Design calculator, start of the top module:
module calculator #(parameter BCDdigits = 2,parameter cols_count=4,parameter rows_count=4)(
                                                                                          input clk,rst,start,
                                                                                          output [cols_count-1:0] cols,
                                                                                          input [rows_count-1:0] rows,
                                                                                          output reg [7:0] digit1,digit2,digit3,digit4,
                                                                                          output reg sign);
  wire [BCDdigits*4*2-1:0] display;
  wire [3:0]encode_data;
  wire done,ack;
  keypad_controller kpad_controller(.clk(clk), .rst(rst), .enable(start), .ack(ack),.cols(cols),.rows(rows),.encode_data(encode_data),.done(done));
  control_logic control_logic(.data(encode_data), .clk(clk), .rst(rst), .done(done), .ack(ack), .display(display),.sign(sign));
  display disp(.display_data(display[15:0]),.seven_seg_data1(digit1),.seven_seg_data2(digit2),.seven_seg_data3(digit3),.seven_seg_data4(digit4));
 endmodule
==> flow/config.mk <==
export PLATFORM = sky130hd
export DESIGN_NAME = calculator
export DESIGN_NICKNAME = calculator
export VERILOG_FILES = /design/flow/design.v
export SDC_FILE = /design/flow/constraint.sdc
export NUM_CORES = 4
export LEC_CHECK = 0
export ABC_AREA = 1
export CAP_MARGIN = 15
export CELL_PAD_IN_SITES_DETAIL_PLACEMENT = 1
export CORE_ASPECT_RATIO = 1.6
export CORE_MARGIN = 2
export CORE_UTILIZATION = 40
export SLEW_MARGIN = 15
export TNS_END_PERCENT = 10
==> flow/constraint.sdc <==
create_clock -name core_clock -period 85.0 [get_ports {clk}]
set_input_delay 17.0000 -clock core_clock [delete_from_list [all_inputs] [get_ports {clk}]]
set_output_delay 17.0000 -clock core_clock [all_outputs]
set_load 0.01 [all_outputs]
run.sh (not shown) runs the stock make flow with config.mk's settings and CLKGATE_MAP_FILE=.
The baseline passed the timing, design-rule and antenna checks.
==> next run, changes <==
--- a/flow/config.mk
+++ b/flow/config.mk
@@ -9,3 +9 @@
-export CAP_MARGIN = 15
-export CELL_PAD_IN_SITES_DETAIL_PLACEMENT = 1
-export CORE_ASPECT_RATIO = 1.6
+export CAP_MARGIN = 20
@@ -13,3 +11,2 @@
-export CORE_UTILIZATION = 40
-export SLEW_MARGIN = 15
-export TNS_END_PERCENT = 10
+export CORE_UTILIZATION = 60
+export SLEW_MARGIN = 20
==> flow/constraint.sdc (replaced) <==
create_clock -name core_clock -period 76.4 [get_ports {clk}]
set_input_delay 15.2800 -clock core_clock [delete_from_list [all_inputs] [get_ports {clk}]]
set_output_delay 15.2800 -clock core_clock [all_outputs]
set_load 0.01 [all_outputs]
Wire length falls by about 20%.
Setup slack is worse by 930 ps.
Synthesized area stays the same.
Die size goes down by 33%.
Non-clock buffer count grows by 28.
==> next run, changes <==
--- a/flow/config.mk
+++ b/flow/config.mk
@@ -8 +7,0 @@
-export ABC_AREA = 1
@@ -11 +10 @@
-export CORE_UTILIZATION = 60
+export CORE_UTILIZATION = 30
==> flow/constraint.sdc (replaced) <==
create_clock -name core_clock -period 115.0 [get_ports {clk}]
set_input_delay 23.0000 -clock core_clock [delete_from_list [all_inputs] [get_ports {clk}]]
set_output_delay 23.0000 -clock core_clock [all_outputs]
set_load 0.01 [all_outputs]
After rerunning:
- The changed run passed the timing, design-rule and antenna checks
- die area went up by 73%
- routed wire length went down by 7.1%
- first-iteration DRC count went down by 15%
==> next run, changes <==
--- a/flow/config.mk
+++ b/flow/config.mk
@@ -10 +10 @@
-export CORE_UTILIZATION = 30
+export CORE_UTILIZATION = 68
==> flow/constraint.sdc (replaced) <==
create_clock -name core_clock -period 85.1 [get_ports {clk}]
set_input_delay 17.0200 -clock core_clock [delete_from_list [all_inputs] [get_ports {clk}]]
set_output_delay 17.0200 -clock core_clock [all_outputs]
set_load 0.01 [all_outputs]
Outcome: Utilization grows by 43 points. Setup slack loses 15000 ps. Synthesized cell count does not change. First-iteration DRC count rises by well over a third.
==> next run, changes <==
--- a/flow/config.mk
+++ b/flow/config.mk
@@ -10 +10 @@
-export CORE_UTILIZATION = 68
+export CORE_UTILIZATION = 40
==> flow/constraint.sdc (replaced) <==
create_clock -name core_clock -period 85.0 [get_ports {clk}]
set_input_delay 17.0000 -clock core_clock [delete_from_list [all_inputs] [get_ports {clk}]]
set_output_delay 17.0000 -clock core_clock [all_outputs]
set_load 0.01 [all_outputs]
The new run passed the timing, design-rule and antenna checks.
Setup slack gets better by 700 ps.
Final area came out higher slightly.
Maximum frequency came out higher slightly.
Area after synthesis is unchanged.
Sequential cell count is unchanged.
Global-route usage came out lower by 15 points.
==> next run, changes <==
--- a/flow/config.mk
+++ b/flow/config.mk
@@ -9,3 +9,10 @@
-export CORE_MARGIN = 2
-export CORE_UTILIZATION = 40
-export SLEW_MARGIN = 20
+export CORE_ASPECT_RATIO = 1.23
+export CORE_MARGIN = 8
+export CORE_UTILIZATION = 57
+export CTS_CLUSTER_DIAMETER = 187
+export CTS_CLUSTER_SIZE = 99
+export GPL_ROUTABILITY_DRIVEN = 0
+export GPL_TIMING_DRIVEN = 0
+export HOLD_SLACK_MARGIN = -0.07
+export SLEW_MARGIN = 0
+export TNS_END_PERCENT = 5
Result:
- The new run passed the timing, design-rule and antenna checks
- area after synthesis does not change
- first-iteration DRC count decreases by about a fifth
- wire length hardly moves
- via count increases by a few percent
- setup slack is worse by 1500 ps
- global-route usage increases by 6.1 points

---

Starting RTL as in the previous note.
clock: 72.9 ns
lec_check: 0
cap_margin: 20
core_margin: 2
core_utilization: 71
cts_cluster_size: 37
hold_slack_margin: -0.1
max_routing_layer: met4
slew_margin: 20
The first run finished with max-capacitance violations, max-slew violations, negative setup slack left.
==> next run, changes <==
CORE_UTILIZATION = 40   (was 71)
CTS_CLUSTER_SIZE = unset   (was 37)
HOLD_SLACK_MARGIN = unset   (was -0.1)
MAX_ROUTING_LAYER = unset   (was met4)
clock period = 81.7 ns   (was 72.9 ns; I/O delays follow)
Effect: The new run finished with timing, DRC and antenna clean. Cell area drops by 7.8%. First-iteration DRC count drops by 57%. Die area climbs by 76%. Setup slack gets better by 8800 ps. Sequential share of layout area climbs by 0.51 points. Critical path depth drops by 11. Synthesized cell count stays the same. Sequential cell count is unchanged.
==> next run, changes <==
ABC_AREA = 1   (was unset)
CORE_UTILIZATION = 69   (was 40)
CTS_CLUSTER_SIZE = 98   (was unset)
PLACE_DENSITY = 0.39   (was unset)
clock period = 58.4 ns   (was 81.7 ns; I/O delays follow)
=> The new run went through all stages and came out clean. Hold slack gets worse by 49 ps. Utilization rises by 35 points. First-iteration DRC count rises by a quarter to a third. Die size falls by a quarter to a third. Sequential share of layout area is lower by 1.0 points. Register-to-register slack got worse by 2600 ps. Final cell count rose by about a fifth.
